==> inputs of v2 <==
==> flow/design.v <==
module USER_PRJ1 #( parameter pADDR_WIDTH   = 12,
                   parameter pDATA_WIDTH   = 32
                 )
(
  output wire                        awready,
  output wire                        arready,
  output wire                        wready,
  output wire                        rvalid,
  output wire  [(pDATA_WIDTH-1) : 0] rdata,
  input  wire                        awvalid,
  input  wire                [11: 0] awaddr,
  input  wire                        arvalid,
  input  wire                [11: 0] araddr,
  input  wire                        wvalid,
  input  wire  [(pDATA_WIDTH-1) : 0] wdata,
  input  wire                        rready,
  input  wire                        ss_tvalid,
  input  wire  [(pDATA_WIDTH-1) : 0] ss_tdata,
  input  wire                        sm_tready,
  output wire                        ss_tready,
  output wire                        sm_tvalid,
  output wire  [(pDATA_WIDTH-1) : 0] sm_tdata,
  input  wire                        axi_clk,
  input  wire                        axi_reset_n
);
wire [3:0]  tap_WE;
wire        tap_EN;
wire [11:0] tap_A;
wire [31:0] tap_Di, tap_Do;
bram11 tap_ram(
    .clk(axi_clk),
    .we(|tap_WE),
    .re(tap_EN),
    .waddr(tap_A),
    .raddr(tap_A),
    .wdi(tap_Di),
    .rdo(tap_Do)
);
wire [3:0]  data_WE;
wire        data_EN;
wire [11:0] data_A;
wire [31:0] data_Di, data_Do;
bram11 data_ram(
    .clk(axi_clk),
    .we(|data_WE),
    .re(data_EN),
    .waddr(data_A),
    .raddr(data_A),
    .wdi(data_Di),
    .rdo(data_Do)
);
fir inst_fir(
    .awready(awready),
    .wready(wready),
    .awvalid(awvalid),
    .awaddr(awaddr),
    .wvalid(wvalid),
    .wdata(wdata),
    .arready(arready),
    .rready(rready),
    .arvalid(arvalid),
    .araddr(araddr),
    .rvalid(rvalid),
    .rdata(rdata),    
    .ss_tvalid(ss_tvalid), 
    .ss_tdata(ss_tdata), 
    .ss_tlast(1'b0),
    .ss_tready(ss_tready), 
    .sm_tready(sm_tready), 
    .sm_tvalid(sm_tvalid), 
    .sm_tdata(sm_tdata), 
    .tap_WE(tap_WE),
    .tap_EN(tap_EN),
    .tap_Di(tap_Di),
    .tap_A(tap_A),
    .tap_Do(tap_Do),
    .data_WE(data_WE),
    .data_EN(data_EN),
    .data_Di(data_Di),
    .data_A(data_A),
    .data_Do(data_Do),
    .axis_clk(axi_clk),
    .axis_rst_n(axi_reset_n)
);
endmodule  
module fir 
#(  parameter pADDR_WIDTH = 12,
    parameter pDATA_WIDTH = 32,
    parameter Tape_Num    = 10  
)
(
    output  wire                     awready,  
    output  wire                      wready,   
    input   wire                     awvalid,  
    input   wire [(pADDR_WIDTH-1):0] awaddr,   
    input   wire                     wvalid,  
    input   wire [(pDATA_WIDTH-1):0] wdata,   
    output  wire                     arready,  
    input   wire                     rready,  
    input   wire                     arvalid,  
    input   wire [(pADDR_WIDTH-1):0] araddr,  
    output  reg                      rvalid,  
    output  reg  [(pDATA_WIDTH-1):0] rdata,   
    input   wire                     ss_tvalid,  
    input   wire [(pDATA_WIDTH-1):0] ss_tdata,  
    input   wire                     ss_tlast,  
    output  reg                      ss_tready,  
    input   wire                     sm_tready,  
    output  reg                      sm_tvalid,  
    output  reg  [(pDATA_WIDTH-1):0] sm_tdata,  
    output  reg                      sm_tlast,  
    output  reg  [3:0]               tap_WE,
    output  wire                     tap_EN,
    output  reg  [(pDATA_WIDTH-1):0] tap_Di,
    output  wire   [(pADDR_WIDTH-1):0] tap_A,
    input   wire [(pDATA_WIDTH-1):0] tap_Do,
    output  reg  [3:0]               data_WE,
    output  wire                     data_EN,
    output  reg  [(pDATA_WIDTH-1):0] data_Di,
    output  wire [(pADDR_WIDTH-1):0] data_A,
    input   wire [(pDATA_WIDTH-1):0] data_Do,
    input   wire                     axis_clk,
    input   wire                     axis_rst_n
);
localparam S_RESET_RAM = 0;
localparam S_COMPUTE = 1;
localparam S_READY = 2;
localparam S_DONE = 3;
localparam S_FIN = 4;
localparam S_WAIT_START = 5;
reg ap_done_w, ap_done_r;
reg ap_idle_w, ap_idle_r;
reg ap_start_w, ap_start_r;
reg rvalid_w;
reg [(pDATA_WIDTH-1):0] rdata_w;
reg read_axil_wait_w, read_axil_wait_r;
reg tap_A_read, tap_A_write;
reg [(pDATA_WIDTH-1):0] data_len_w,data_len_r;
wire [31:0] addr_map_0_data;
reg [3:0] data_A_byte;
reg [3:0] state_w, state_r;
reg [3:0] data_addr_cnt_w, data_addr_cnt_r;
reg [3:0] data_addr_base_w, data_addr_base_r;
reg [(pDATA_WIDTH-1):0] res_w,res_r;
reg last_one_w, last_one_r;
wire [31:0] mac_result;
assign addr_map_0_data = {{29{1'b0}},ap_idle_r,ap_done_r,ap_start_r};
assign tap_EN = 1'b1;
assign data_EN = 1'b1;
assign tap_A =  tap_A_write ? awaddr-64 : 
                tap_A_read ? araddr-64 : data_addr_cnt_r;
assign wready = awvalid && wvalid;
assign awready = awvalid && wvalid;
assign data_A = data_A_byte;
assign arready = 1;
assign mac_result = $signed(res_r) + $signed($signed(data_Do) * $signed(tap_Do));
always @(*) begin
    state_w = state_r;
    case (state_r)
        S_RESET_RAM:begin
            if(data_addr_cnt_r == Tape_Num)begin
                state_w = S_WAIT_START;
            end
        end
        S_WAIT_START:begin
            if(ap_start_r)begin
                state_w = S_READY;
            end
        end
        S_READY:begin
            if(ss_tvalid)begin
                state_w = S_COMPUTE;
            end
        end
        S_COMPUTE:begin
            if(data_addr_cnt_r == Tape_Num+1)begin
                state_w = S_DONE;
            end
        end
        S_DONE:begin
            if(sm_tready)begin
                if(last_one_r) 
                    state_w = S_FIN;
                else
                    state_w = S_READY;
            end
        end
    endcase
end
always @(*) begin
    data_addr_cnt_w = data_addr_cnt_r;
    data_WE = 4'b0000;
    data_Di = 0;
    data_A_byte = 0;
    ap_done_w = ap_done_r;
    ap_idle_w = ap_idle_r;
    data_addr_base_w = data_addr_base_r;
    last_one_w = last_one_r;
    ss_tready = 0;
    sm_tvalid = 0;
    sm_tdata = 0;
    res_w = res_r;
    case (state_r)
        S_RESET_RAM:begin
            data_WE = 4'b1111;
            data_Di = 0;
            data_A_byte = data_addr_cnt_r;
            if (data_addr_cnt_r == Tape_Num)begin
                data_addr_cnt_w = data_addr_cnt_r;
                ap_idle_w = 0;
            end
            else begin
                data_addr_cnt_w = data_addr_cnt_r + 1;
            end
        end
        S_WAIT_START:begin
            data_addr_cnt_w = 0;
        end
        S_READY:begin
            ss_tready = 1;
            res_w = 0;
            if(ss_tvalid)begin
                data_Di = ss_tdata;
                data_WE = 4'b1111;
                data_A_byte = data_addr_base_r;
            end
        end
        S_COMPUTE:begin
            res_w = (data_addr_cnt_r == 0) ? res_r : mac_result;
            data_A_byte = (data_addr_base_r + data_addr_cnt_r > Tape_Num) ? 
                        data_addr_base_r + data_addr_cnt_r - Tape_Num - 1 : 
                        data_addr_base_r + data_addr_cnt_r;
            if(data_addr_cnt_r == Tape_Num+1)begin
                data_addr_cnt_w = 0;
                if(data_addr_base_r == 0)begin
                    data_addr_base_w = Tape_Num;
                end
                else begin
                    data_addr_base_w = data_addr_base_r - 1;
                end
                if(ss_tlast)begin
                    ap_done_w = 1;
                    ap_idle_w = 1;
                end
            end
            else begin
                data_addr_cnt_w = data_addr_cnt_r + 1;
            end
        end
        S_DONE:begin
            sm_tvalid = 1;
            sm_tdata = res_r;
            if(sm_tready)begin
                res_w = 0;
                last_one_w = ss_tlast;
            end
        end
        S_FIN:begin
        end
    endcase
end
always @(*) begin
    tap_A_write = 0;
    tap_Di = 0;
    tap_WE = 0;
    ap_start_w = 0;
    data_len_w = data_len_r;
    if(awvalid && wvalid)begin
        if(awaddr >= 64)begin
            tap_A_write = 1;
            tap_Di = wdata;
            tap_WE = 4'b1111;
        end
        else begin
            if (awaddr == 0)begin
                ap_start_w = 1;
            end
            else begin  
                data_len_w = wdata;
            end
        end
    end
end
always @(*) begin
    rvalid_w = 0;
    rdata_w = 0;
    read_axil_wait_w = 0;
    tap_A_read = 0;
    if(arvalid)begin
        if(araddr == 0)begin
            rdata_w = addr_map_0_data;
            rvalid_w = 1;
        end
        else begin
            if(read_axil_wait_r == 0) begin
                read_axil_wait_w = 1;
                tap_A_read = 1;
            end
            else begin
                rdata_w = tap_Do;
                rvalid_w = 1;
            end
        end
    end
end
always @(posedge axis_clk or negedge axis_rst_n) begin
    if(!axis_rst_n) begin
        ap_done_r <= 1'b0;
        ap_idle_r <= 1'b1;  
        ap_start_r <= 1'b0;
        rdata <= 0;
        rvalid <= 0;
        read_axil_wait_r <= 0;
        data_len_r <= 0;
        data_addr_cnt_r <= 0;
        state_r <= S_RESET_RAM;
        data_addr_base_r <= Tape_Num;
        res_r <= 0;
        last_one_r <= 0;
    end 
    else begin
        ap_done_r <= ap_done_w;
        ap_idle_r <= ap_idle_w;
        ap_start_r <= ap_start_w;
        rdata <= rdata_w;
        rvalid <= rvalid_w;
        read_axil_wait_r <= read_axil_wait_w;
        data_len_r <= data_len_w;
        data_addr_cnt_r <= data_addr_cnt_w;
        state_r <= state_w;
        data_addr_base_r <= data_addr_base_w;
        res_r <= res_w;
        last_one_r <= last_one_w;
    end
end
endmodule
module bram11 (clk, we, re, waddr, raddr, wdi, rdo);
    parameter ADDR_WIDTH = 12;
    parameter SIZE = 11;
    parameter BIT_WIDTH = 32;
    input                          clk;
    input                          we, re;
    input [ADDR_WIDTH-1:0]         waddr, raddr;
    input [BIT_WIDTH-1:0]          wdi;
    output reg [BIT_WIDTH-1:0]     rdo;
    reg [BIT_WIDTH-1:0] RAM [SIZE-1:0];
    wire [BIT_WIDTH-1:0] ram0 = RAM[0];
    wire [BIT_WIDTH-1:0] ram1 = RAM[1];
    wire [BIT_WIDTH-1:0] ram2 = RAM[2];
    wire [BIT_WIDTH-1:0] ram3 = RAM[3];
    wire [BIT_WIDTH-1:0] ram4 = RAM[4];
    wire [BIT_WIDTH-1:0] ram5 = RAM[5];
    wire [BIT_WIDTH-1:0] ram6 = RAM[6];
    wire [BIT_WIDTH-1:0] ram7 = RAM[7];
    wire [BIT_WIDTH-1:0] ram8 = RAM[8];
    wire [BIT_WIDTH-1:0] ram9 = RAM[9];
    wire [BIT_WIDTH-1:0] ram10 = RAM[10];
    always @(posedge clk)begin
        if(re) rdo <= RAM[raddr];
    end
    always @(posedge clk)begin
        if(we) RAM[waddr] <= wdi;
    end
endmodule
==> flow/run.sh <==
#!/bin/bash
# the make line also repeats each setting of config.mk as NAME=value (left out here)
make -C /OpenROAD-flow-scripts/flow DESIGN_CONFIG=/design/flow/config.mk WORK_HOME=/design/flow/orfs CLKGATE_MAP_FILE= finish
==> flow/config.mk <==
export PLATFORM = sky130hd
export DESIGN_NAME = USER_PRJ1
export DESIGN_NICKNAME = USER_PRJ1
export VERILOG_FILES = /design/flow/design.v
export SDC_FILE = /design/flow/constraint.sdc
export NUM_CORES = 4
export LEC_CHECK = 0
export CAP_MARGIN = 20
export CELL_PAD_IN_SITES_DETAIL_PLACEMENT = 2
export CELL_PAD_IN_SITES_GLOBAL_PLACEMENT = 3
export CORE_ASPECT_RATIO = 0.81
export CORE_MARGIN = 2
export CORE_UTILIZATION = 40
export GPL_ROUTABILITY_DRIVEN = 1
export HOLD_SLACK_MARGIN = 0.16
export MAX_ROUTING_LAYER = met4
export SLEW_MARGIN = 20
==> flow/constraint.sdc <==
create_clock -name core_clock -period 9.0 [get_ports {axi_clk}]
set_input_delay 1.8000 -clock core_clock [delete_from_list [all_inputs] [get_ports {axi_clk}]]
set_output_delay 1.8000 -clock core_clock [all_outputs]
set_load 0.01 [all_outputs]
==> inputs of v30, as changes to v2 <==
==> flow/config.mk (replaced) <==
export PLATFORM = sky130hd
export DESIGN_NAME = USER_PRJ1
export DESIGN_NICKNAME = USER_PRJ1
export VERILOG_FILES = /design/flow/design.v
export SDC_FILE = /design/flow/constraint.sdc
export NUM_CORES = 4
export LEC_CHECK = 0
export CAP_MARGIN = 20
export CORE_MARGIN = 2
export CORE_UTILIZATION = 56
export SETUP_SLACK_MARGIN = 1.69
export SLEW_MARGIN = 20
==> flow/constraint.sdc (replaced) <==
create_clock -name core_clock -period 6.36 [get_ports {axi_clk}]
set_input_delay 1.2720 -clock core_clock [delete_from_list [all_inputs] [get_ports {axi_clk}]]
set_output_delay 1.2720 -clock core_clock [all_outputs]
set_load 0.01 [all_outputs]
==> inputs of v13, as changes to v2 <==
--- a/flow/config.mk
+++ b/flow/config.mk
@@ -8,10 +8,12 @@
 export CAP_MARGIN = 20
 export CELL_PAD_IN_SITES_DETAIL_PLACEMENT = 2
 export CELL_PAD_IN_SITES_GLOBAL_PLACEMENT = 3
-export CORE_ASPECT_RATIO = 0.81
+export CORE_ASPECT_RATIO = 0.6
 export CORE_MARGIN = 2
 export CORE_UTILIZATION = 40
+export CTS_CLUSTER_DIAMETER = 316
 export GPL_ROUTABILITY_DRIVEN = 1
 export HOLD_SLACK_MARGIN = 0.16
-export MAX_ROUTING_LAYER = met4
-export SLEW_MARGIN = 20
+export MAX_ROUTING_LAYER = met5
+export SLEW_MARGIN = 15
+export TNS_END_PERCENT = 90
==> flow/constraint.sdc (replaced) <==
create_clock -name core_clock -period 7.79 [get_ports {axi_clk}]
set_input_delay 1.5580 -clock core_clock [delete_from_list [all_inputs] [get_ports {axi_clk}]]
set_output_delay 1.5580 -clock core_clock [all_outputs]
set_load 0.01 [all_outputs]
==> flow_metrics.tcl <==
# flow metrics
set metrics [dict create \
    initialDrtViolationCount 2054 \
    gp_congestion 0.801 \
    antenna-diode-count 2 \
    n_all_buffers 366 \
    rr_endpoint "inst_fir.res_r[31]" \
    use_met2 0.412 \
    worst_hold_slack_ps 504 \
    rr_worst_depth 27 \
    chipArea_um2 127000 \
    fin_cells 5989 \
    period_used_share 0.975 \
    min_path_cells 1 \
    status "timing/DRC/antenna clean" \
]
(the above is from v13)
==> flow_metrics.tcl <==
# flow metrics
set metrics [dict create \
    worst_hold_slack_ps 497 \
    chipArea_um2 127000 \
    initialDrtViolationCount 1600 \
    rr_worst_depth 26 \
    period_used_share 0.933 \
    gp_congestion 0.788 \
    rr_endpoint "inst_fir.res_r[31]" \
    status "timing/DRC/antenna clean" \
    use_met2 0.406 \
]
(the above is from v2)
==> flow_metrics.tcl <==
# flow metrics
set metrics [dict create \
    initialDrtViolationCount 2443 \
    rr_worst_depth 29 \
    ys_sh_xor 0.0162 \
    rr_endpoint "inst_fir.res_r[29]" \
    setup_viol 18 \
    n_all_buffers 542 \
    setup_slack_ps -714 \
    use_met2 0.470 \
    gp_congestion 0.868 \
    worst_hold_slack_ps 506 \
    antenna-diode-count 0 \
    status "complete, but fails checks" \
    violatedChecks "setup timing" \
]
(the above is from v30)
